== job 2747 ==
Design mp2, start of the top module:
module mp2 #(
    parameter CLK_FREQ = 12000000,
    parameter INTERVAL = CLK_FREQ / 360
)(
    input logic clk,
    input logic rst,
    output logic RGB_R,
    output logic RGB_G,
    output logic RGB_B
);
    logic [31:0] counter;
    logic [8:0] hue;
    logic [7:0] pwm_r, pwm_g, pwm_b;
    logic [7:0] pwm_counter;
    always_ff @(posedge clk) begin
        if (rst) begin
            counter <= 0;
            hue <= 0;
        end
        else if (counter >= INTERVAL)
        begin
            counter <= 0;
            hue <= (hue >= 359) ? 0 : hue + 1;
        end
        else
        begin
            counter <= counter + 1;
        end
    end
    always_comb begin
        pwm_r = (hue < 60) ? 255 :
                (hue < 120) ? (255 * (120 - hue) / 60) :
                (hue < 180) ? 0 :
                (hue < 240) ? 0 :
                (hue < 300) ? (255 * (hue - 240) / 60) :
                255;
        pwm_g = (hue < 60) ? (255 * (hue - 0) / 60) :
                (hue < 180) ? 255 :
                (hue < 240) ? (255 * (240 - hue) / 60) :
                0;
        pwm_b = (hue < 120) ? 0 :
                (hue < 180) ? (255 * (hue - 120) / 60) :
                (hue < 300) ? 255 :
                (hue < 360) ? (255 * (360 - hue) / 60) :
                0;
    end
    always_ff @(posedge clk) begin
        if (rst) pwm_counter <= 0;
        else pwm_counter <= pwm_counter + 1;
    end
  ...
clock: 25.3 ns
lec_check: 0
abc_area: 0
cap_margin: 15
core_margin: 2
core_utilization: 23
cts_cluster_size: 52
min_routing_layer: met1
place_density_lb_addon: 0.02
setup_slack_margin: -0.37
slew_margin: 20
tns_end_percent: 85
run.sh (not shown) runs the stock make flow with config.mk's settings and CLKGATE_MAP_FILE=.
> inputs changed (job 2747 -> job 3396)
==> flow/config.mk <==
export PLATFORM = sky130hd
export DESIGN_NAME = mp2
export DESIGN_NICKNAME = mp2
export VERILOG_FILES = /design/flow/design.v
export SDC_FILE = /design/flow/constraint.sdc
export NUM_CORES = 4
export LEC_CHECK = 0
export CAP_MARGIN = 20
export CORE_MARGIN = 2
export CORE_UTILIZATION = 40
export SLEW_MARGIN = 20
==> flow/constraint.sdc <==
create_clock -name core_clock -period 22.0 [get_ports {clk}]
set_input_delay 4.4000 -clock core_clock [delete_from_list [all_inputs] [get_ports {clk}]]
set_output_delay 4.4000 -clock core_clock [all_outputs]
set_load 0.01 [all_outputs]
==> comparison <==
Job 3396 against job 2747: met2 demand-to-capacity share in global routing grew by 10 points; storage element area held steady; aggregate routed wire length shrank by 22%. Global placement routability congestion: job 3396 vs job 2747 up 13%. Layout overhead on the synthesized area in job 3396 is 3.6 points below job 2747. Compared with job 2747, in job 3396 count of buffers not belonging to the clock network in the layout has decreased; post-place setup slack now smaller. For the number of buffers and inverters on the critical path, job 3396 came in 1 lower than job 2747 did. From job 2747 to job 3396 the numbers moved as follows: actual slew at the worst max-slew pin went up 0.023 ns, routed via count went up 350.
Input changes introduced in job 250 (baseline for comparison: job 3396):
-- flow/config.mk --
<<< job 3396, line 7
export LEC_CHECK = 0
export CAP_MARGIN = 20
export CORE_MARGIN = 2
export CORE_UTILIZATION = 40
export SLEW_MARGIN = 20
>>> job 250, line 7
export LEC_CHECK = 0
export ABC_AREA = 1
export CAP_MARGIN = 20
export CORE_MARGIN = 2
export CORE_UTILIZATION = 65
export CTS_CLUSTER_SIZE = 93
export SLEW_MARGIN = 20
==> flow/constraint.sdc <==
create_clock -name core_clock -period 12.2 [get_ports {clk}]
set_input_delay 2.4400 -clock core_clock [delete_from_list [all_inputs] [get_ports {clk}]]
set_output_delay 2.4400 -clock core_clock [all_outputs]
set_load 0.01 [all_outputs]
==> results <==
- Relative to job 3396, the placeable core region measured on job 250 has decreased by more than a quarter.
- Job 250 did not finish: a tool error stopped it during 5_1_grt.
- From job 3396 to job 250 the numbers moved as follows: vertical die dimension down about 20%; post-placement cell count grew by about 24%; synthesized instance count shows an increase of 398.
What job 1344 does differently from job 250 at the input level:
-- flow/config.mk --
<<< job 250, line 7
export LEC_CHECK = 0
export ABC_AREA = 1
export CAP_MARGIN = 20
export CORE_MARGIN = 2
export CORE_UTILIZATION = 65
export CTS_CLUSTER_SIZE = 93
export SLEW_MARGIN = 20
>>> job 1344, line 7
export LEC_CHECK = 0
export CAP_MARGIN = 20
export CORE_MARGIN = 2
export CORE_UTILIZATION = 57
export SLEW_MARGIN = 20
==> flow/constraint.sdc <==
create_clock -name core_clock -period 20.8 [get_ports {clk}]
set_input_delay 4.1600 -clock core_clock [delete_from_list [all_inputs] [get_ports {clk}]]
set_output_delay 4.1600 -clock core_clock [all_outputs]
set_load 0.01 [all_outputs]
[summary]
- Between job 250 and job 1344, die boundary height increased.
- Job 1344: PASS, flow complete, no timing, DRC or antenna violations
- Synthesized cell count (job 250 / job 1344): 1.18
- Total cell area reported by yosys after synthesis of job 1344 falls short of that of job 250 slightly.


## run 1
The RTL this note starts from:
==> flow/design.v <==
module mp2 #(
    parameter CLK_FREQ = 12000000,
    parameter INTERVAL = CLK_FREQ / 360
)(
    input logic clk,
    input logic rst,
    output logic RGB_R,
    output logic RGB_G,
    output logic RGB_B
);
    logic [31:0] counter;
    logic [8:0] hue;
    logic [7:0] pwm_r, pwm_g, pwm_b;
    logic [7:0] pwm_counter;
    always_ff @(posedge clk) begin
        if (rst) begin
            counter <= 0;
            hue <= 0;
        end
        else if (counter >= INTERVAL)
        begin
            counter <= 0;
            hue <= (hue >= 359) ? 0 : hue + 1;
        end
        else
        begin
            counter <= counter + 1;
        end
    end
    always_comb begin
        pwm_r = (hue < 60) ? 255 :
                (hue < 120) ? (255 * (120 - hue) / 60) :
                (hue < 180) ? 0 :
                (hue < 240) ? 0 :
                (hue < 300) ? (255 * (hue - 240) / 60) :
                255;
        pwm_g = (hue < 60) ? (255 * (hue - 0) / 60) :
                (hue < 180) ? 255 :
                (hue < 240) ? (255 * (240 - hue) / 60) :
                0;
        pwm_b = (hue < 120) ? 0 :
                (hue < 180) ? (255 * (hue - 120) / 60) :
                (hue < 300) ? 255 :
                (hue < 360) ? (255 * (360 - hue) / 60) :
                0;
    end
    always_ff @(posedge clk) begin
        if (rst) pwm_counter <= 0;
        else pwm_counter <= pwm_counter + 1;
    end
    assign {RGB_R, RGB_G, RGB_B} = {pwm_counter < pwm_r, pwm_counter < pwm_g, pwm_counter < pwm_b};
endmodule
Settings: LEC_CHECK=0, CAP_MARGIN=20, CORE_MARGIN=2, CORE_UTILIZATION=65, CTS_CLUSTER_SIZE=80, SETUP_SLACK_MARGIN=3.55, SLEW_MARGIN=20, TNS_END_PERCENT=5; clock period 13.8 ns.
Run 1 ran in full, but the layout does not pass; the checks complain about negative setup slack.
What run 2 does differently from run 1 at the input level:
--- a/flow/config.mk
+++ b/flow/config.mk
@@ -7,8 +7,6 @@
 export LEC_CHECK = 0
+export ABC_AREA = 1
 export CAP_MARGIN = 20
 export CORE_MARGIN = 2
-export CORE_UTILIZATION = 65
-export CTS_CLUSTER_SIZE = 80
-export SETUP_SLACK_MARGIN = 3.55
+export CORE_UTILIZATION = 71
 export SLEW_MARGIN = 20
-export TNS_END_PERCENT = 5
==> flow/constraint.sdc <==
create_clock -name core_clock -period 26.5 [get_ports {clk}]
set_input_delay 5.3000 -clock core_clock [delete_from_list [all_inputs] [get_ports {clk}]]
set_output_delay 5.3000 -clock core_clock [all_outputs]
set_load 0.01 [all_outputs]
--- outcome ---
Both conditions hold for run 2: the flow ran to the end and the final layout passed the timing, design-rule and antenna checks. Compared run 2 vs run 1, and vertical die dimension is down in run 2. Die extent in x on run 2 is down relative to run 1. Summary of run 2 over run 1: worst setup slack went up 8.56 ns; sequential power went down 48%; sequential fraction of the synthesis area held. Non-clock buffer instance count of the final layout (run 2 over run 1): decrease, 566. Summary of run 2 over run 1: endpoint arrival time on the critical path has increased; area after synthesis went up by 1.6%; share of power burned in the clock network grew by 2.3 points; first-pass iteration count of the detailed router shrank by 3.
diff inputs: run 2 => run 3
--- a/flow/config.mk
+++ b/flow/config.mk
@@ -7,6 +7,6 @@
 export LEC_CHECK = 0
-export ABC_AREA = 1
 export CAP_MARGIN = 20
 export CORE_MARGIN = 2
-export CORE_UTILIZATION = 71
+export CORE_UTILIZATION = 70
+export CTS_CLUSTER_DIAMETER = 221
 export SLEW_MARGIN = 20
==> flow/constraint.sdc <==
create_clock -name core_clock -period 13.7 [get_ports {clk}]
set_input_delay 2.7400 -clock core_clock [delete_from_list [all_inputs] [get_ports {clk}]]
set_output_delay 2.7400 -clock core_clock [all_outputs]
set_load 0.01 [all_outputs]
Notes after the runs:
Run 3 did not finish: a tool error stopped it during global routing.
Summary of run 3 over run 2: width of the die did not really move, multiplexer area fraction after synthesis went up, starting density of the core went down.
Re total clock buffers created by CTS: no difference whatsoever between run 3 and run 2.
Relative to run 2, simple-gate share of the synthesized area has gone down in run 3.
There was hardly any difference in die size between run 3 and run 2.
Synthesized instance count, run 3 and run 2: larger value in run 2
Run 3 vs. run 2: instance area at placement grew by 20%, area figure in the yosys stat output decreased by 1.6% relative to the old numbers.
Edits applied to the flow inputs when going from run 3 to run 4:
--- a/flow/config.mk
+++ b/flow/config.mk
@@ -9,4 +9,5 @@
 export CORE_MARGIN = 2
-export CORE_UTILIZATION = 70
-export CTS_CLUSTER_DIAMETER = 221
+export CORE_UTILIZATION = 64
+export CTS_CLUSTER_SIZE = 76
+export SETUP_SLACK_MARGIN = 2.99
 export SLEW_MARGIN = 20
==> flow/constraint.sdc <==
create_clock -name core_clock -period 16.1 [get_ports {clk}]
set_input_delay 3.2200 -clock core_clock [delete_from_list [all_inputs] [get_ports {clk}]]
set_output_delay 3.2200 -clock core_clock [all_outputs]
set_load 0.01 [all_outputs]
## What came out
Run 4 finished all stages; the layout is clean. Diff run 3 -> run 4: total core area shows an increase of 10%; die area shows an increase of 9.1%; half-perimeter wire length of the detailed placement result shows a reduction of about 22%; vertical die size shows an increase of about 4.5%; initial core utilization shows a reduction of 6.5 points. Instance area after placement in run 4 vs run 3: down 14%. On number of top-level pins, run 4 and run 3 are basically level. Run 3 -> run 4: async set-reset flop share out of synthesis delta 0, exact match.


RTL: the design.v shown in full above, as it stands there.
Settings: LEC_CHECK=0, ABC_AREA=0, CAP_MARGIN=0, CELL_PAD_IN_SITES_DETAIL_PLACEMENT=1, CELL_PAD_IN_SITES_GLOBAL_PLACEMENT=0, CORE_MARGIN=2, CORE_UTILIZATION=23, CTS_CLUSTER_SIZE=52, GPL_ROUTABILITY_DRIVEN=0, HOLD_SLACK_MARGIN=0.29, MAX_ROUTING_LAYER=met4, MIN_ROUTING_LAYER=met1, PLACE_DENSITY=0.48, SETUP_SLACK_MARGIN=4.62, SLEW_MARGIN=35, TNS_END_PERCENT=85; clock period 25.3 ns.
Next try:
Settings changed: ABC_AREA 0 to not set, CAP_MARGIN 0 to 20, CELL_PAD_IN_SITES_DETAIL_PLACEMENT 1 to not set, CELL_PAD_IN_SITES_GLOBAL_PLACEMENT 0 to not set, CORE_UTILIZATION 23 to 65, CTS_CLUSTER_SIZE 52 to 58, GPL_ROUTABILITY_DRIVEN 0 to not set, HOLD_SLACK_MARGIN 0.29 to not set, MIN_ROUTING_LAYER met1 to not set, PLACE_DENSITY 0.48 to not set, SETUP_SLACK_MARGIN 4.62 to not set, SLEW_MARGIN 35 to 20, TNS_END_PERCENT 85 to not set.
Clock period 25.3 ns to 28.2 ns, I/O delays scaled along.
What happened: Core utilization grows by 43 points; combinational power shrinks by roughly a tenth; worst setup slack gains 0.95 ns.
Next try:
Settings changed: CTS_CLUSTER_SIZE 58 to not set, MAX_ROUTING_LAYER met4 to not set, TNS_END_PERCENT set to 5.
Clock period 28.2 ns to 13.8 ns, I/O delays scaled along.
Effect:
- The new run finished but fails on negative setup slack
- synthesized area stays the same
- global-route usage goes up by 8.3 points
- utilization grows by 19 points
- routed wire length goes up by 33%
- via count rises by 24%
- sequential share of layout area falls by 1.1 points
- total power climbs to 2.8 times its value
- final area came out higher by 28%
- die size stays the same
- critical path depth goes up by 4
- synthesized cell count is unchanged
Next try:
Settings changed: CORE_UTILIZATION 65 to 71, CTS_CLUSTER_DIAMETER set to 227, TNS_END_PERCENT 5 to not set.
The changed run died in global routing.
Synthesized area does not change.
Synthesized cell count does not change.
Die size went down by a little under a tenth.


RTL: the design.v shown in full above, as it stands there.
==> flow/config.mk <==
export PLATFORM = sky130hd
export DESIGN_NAME = mp2
export DESIGN_NICKNAME = mp2
export VERILOG_FILES = /design/flow/design.v
export SDC_FILE = /design/flow/constraint.sdc
export NUM_CORES = 4
export LEC_CHECK = 0
export ABC_AREA = 1
export CAP_MARGIN = 20
export CORE_MARGIN = 2
export CORE_UTILIZATION = 72
export CTS_CLUSTER_SIZE = 100
export SETUP_SLACK_MARGIN = -1.2
export SLEW_MARGIN = 20
export TNS_END_PERCENT = 10
==> flow/constraint.sdc <==
create_clock -name core_clock -period 12.7 [get_ports {clk}]
set_input_delay 2.5400 -clock core_clock [delete_from_list [all_inputs] [get_ports {clk}]]
set_output_delay 2.5400 -clock core_clock [all_outputs]
set_load 0.01 [all_outputs]
The first run never finished: it broke off in 5_1_grt.
Next try:
--- a/flow/config.mk
+++ b/flow/config.mk
@@ -10,6 +10,6 @@
 export CORE_MARGIN = 2
 export CORE_UTILIZATION = 72
-export CTS_CLUSTER_SIZE = 100
-export SETUP_SLACK_MARGIN = -1.2
+export CTS_CLUSTER_SIZE = 58
+export PLACE_DENSITY = 0.73
+export SETUP_SLACK_MARGIN = 4.56
 export SLEW_MARGIN = 20
-export TNS_END_PERCENT = 10
==> flow/constraint.sdc (replaced) <==
create_clock -name core_clock -period 16.1 [get_ports {clk}]
set_input_delay 3.2200 -clock core_clock [delete_from_list [all_inputs] [get_ports {clk}]]
set_output_delay 3.2200 -clock core_clock [all_outputs]
set_load 0.01 [all_outputs]
What happened: The new run died in 5_1_grt on GRT-0232; die area is unchanged; synthesized cell count stays the same; area after synthesis does not change.
Next try:
--- a/flow/config.mk
+++ b/flow/config.mk
@@ -6,10 +6,10 @@
 export NUM_CORES = 4
 export LEC_CHECK = 0
-export ABC_AREA = 1
 export CAP_MARGIN = 20
 export CORE_MARGIN = 2
 export CORE_UTILIZATION = 72
 export CTS_CLUSTER_SIZE = 58
-export PLACE_DENSITY = 0.73
-export SETUP_SLACK_MARGIN = 4.56
+export MAX_ROUTING_LAYER = met4
+export PLACE_DENSITY_LB_ADDON = 0.22
 export SLEW_MARGIN = 20
+export TNS_END_PERCENT = 5
==> flow/constraint.sdc (replaced) <==
create_clock -name core_clock -period 28.2 [get_ports {clk}]
set_input_delay 5.6400 -clock core_clock [delete_from_list [all_inputs] [get_ports {clk}]]
set_output_delay 5.6400 -clock core_clock [all_outputs]
set_load 0.01 [all_outputs]
The new run produced a clean layout; die area goes down by 1.6%; area after synthesis is lower by about 1.6%; synthesized cell count went down by about 15%.
Next try:
--- a/flow/config.mk
+++ b/flow/config.mk
@@ -9,7 +9,5 @@
 export CORE_MARGIN = 2
 export CORE_UTILIZATION = 72
-export CTS_CLUSTER_SIZE = 58
-export MAX_ROUTING_LAYER = met4
-export PLACE_DENSITY_LB_ADDON = 0.22
+export CTS_CLUSTER_DIAMETER = 397
+export PLACE_DENSITY = 0.42
 export SLEW_MARGIN = 20
-export TNS_END_PERCENT = 5
==> flow/constraint.sdc (replaced) <==
create_clock -name core_clock -period 12.8 [get_ports {clk}]
set_input_delay 2.5600 -clock core_clock [delete_from_list [all_inputs] [get_ports {clk}]]
set_output_delay 2.5600 -clock core_clock [all_outputs]
set_load 0.01 [all_outputs]
Outcome: Now the flow did not get past 4_1_cts, error DPL-0038; die area does not change; synthesized area is unchanged; synthesized cell count stays the same.


wip/violet:
// mp2: RTL as listed in full above, without the edits since
clock: 12.8 ns
lec_check: 0
abc_area: 0
cap_margin: 15
core_margin: 2
core_utilization: 70
cts_cluster_diameter: 233
cts_cluster_size: 35
min_routing_layer: met1
setup_slack_margin: -0.91
slew_margin: 20
tns_end_percent: 85
As the logs show, wip/violet stopped at global routing after a tool error, so it never reached the end of the flow.
#### Input delta (wip/yarrow over wip/violet)
# wip/violet
export LEC_CHECK = 0
export ABC_AREA = 0
export CAP_MARGIN = 15
export CORE_MARGIN = 2
export CORE_UTILIZATION = 70
export CTS_CLUSTER_DIAMETER = 233
export CTS_CLUSTER_SIZE = 35
export MIN_ROUTING_LAYER = met1
export SETUP_SLACK_MARGIN = -0.91
export SLEW_MARGIN = 20
export TNS_END_PERCENT = 85
create_clock -name core_clock -period 12.8 [get_ports {clk}]
# wip/yarrow
export LEC_CHECK = 0
export CAP_MARGIN = 20
export CORE_MARGIN = 2
export CORE_UTILIZATION = 54
export SLEW_MARGIN = 20
create_clock -name core_clock -period 22.0 [get_ports {clk}]
## What came out
The remaining runs in wip/violet and wip/yarrow completed every stage, whereas wip/violet halted early.
Delta (wip/yarrow minus wip/violet): cell row count higher; post-placement setup slack rose by 4.50 ns; chip area grew by about 30%; global placer's final weighted congestion went down; initial core utilization fell by 17 points.
wip/violet → wip/yarrow: post-synthesis compound-gate area fraction saw little to no change, gate count of the mapped netlist saw little to no change, placed cell area dropped 4300 µm², die boundary height up 14%.
## Diff of input files: wip/onyx against wip/yarrow
# wip/yarrow
export LEC_CHECK = 0
export CAP_MARGIN = 20
export CORE_MARGIN = 2
export CORE_UTILIZATION = 54
export SLEW_MARGIN = 20
create_clock -name core_clock -period 22.0 [get_ports {clk}]
# wip/onyx
export LEC_CHECK = 0
export CAP_MARGIN = 20
export CORE_MARGIN = 2
export CORE_UTILIZATION = 64
export CTS_CLUSTER_SIZE = 90
export SETUP_SLACK_MARGIN = 1.85
export SLEW_MARGIN = 20
create_clock -name core_clock -period 13.7 [get_ports {clk}]
--- outcome ---
wip/onyx did not make it past global routing, where a tool error ended it. On area share of and/or/nand/nor cells after synthesis, wip/onyx and wip/yarrow are basically level. Final HPWL from detailed placement, wip/onyx and wip/yarrow: lower on wip/yarrow. For placed instance area, dividing the value from wip/yarrow by the value from wip/onyx gives 0.821. Compared to wip/yarrow, wip/onyx has buffer count from post-CTS setup fixing 76 higher. As far as post-synthesis area per instance goes, wip/yarrow and wip/onyx are indistinguishable; the numbers are identical. Number of instances resized during post-cts repair: wip/onyx vs wip/yarrow up 225.
## Diff of input files: wip/delta against wip/onyx
# wip/onyx
export LEC_CHECK = 0
export CAP_MARGIN = 20
export CORE_MARGIN = 2
export CORE_UTILIZATION = 64
export CTS_CLUSTER_SIZE = 90
export SETUP_SLACK_MARGIN = 1.85
export SLEW_MARGIN = 20
create_clock -name core_clock -period 13.7 [get_ports {clk}]
# wip/delta
export LEC_CHECK = 0
export CAP_MARGIN = 20
export CORE_MARGIN = 2
export CORE_UTILIZATION = 66
export CTS_CLUSTER_DIAMETER = 204
export HOLD_SLACK_MARGIN = 0.28
export SLEW_MARGIN = 20
create_clock -name core_clock -period 13.8 [get_ports {clk}]
### Flow results
wip/delta | ERROR | global routing
wip/onyx → wip/delta: core box area fell 830 µm²; flip-flop and latch count after synthesis about even; post-synthesis simple-gate area fraction about even; synthesized cell count about even.
wip/delta and wip/onyx ended up with roughly the same synthesized area.
XOR/XNOR share of the synthesized area came out exactly the same in wip/delta and wip/onyx.
wip/delta vs wip/onyx: die extent in x down
Power is estimated from default activity; no workload was simulated.
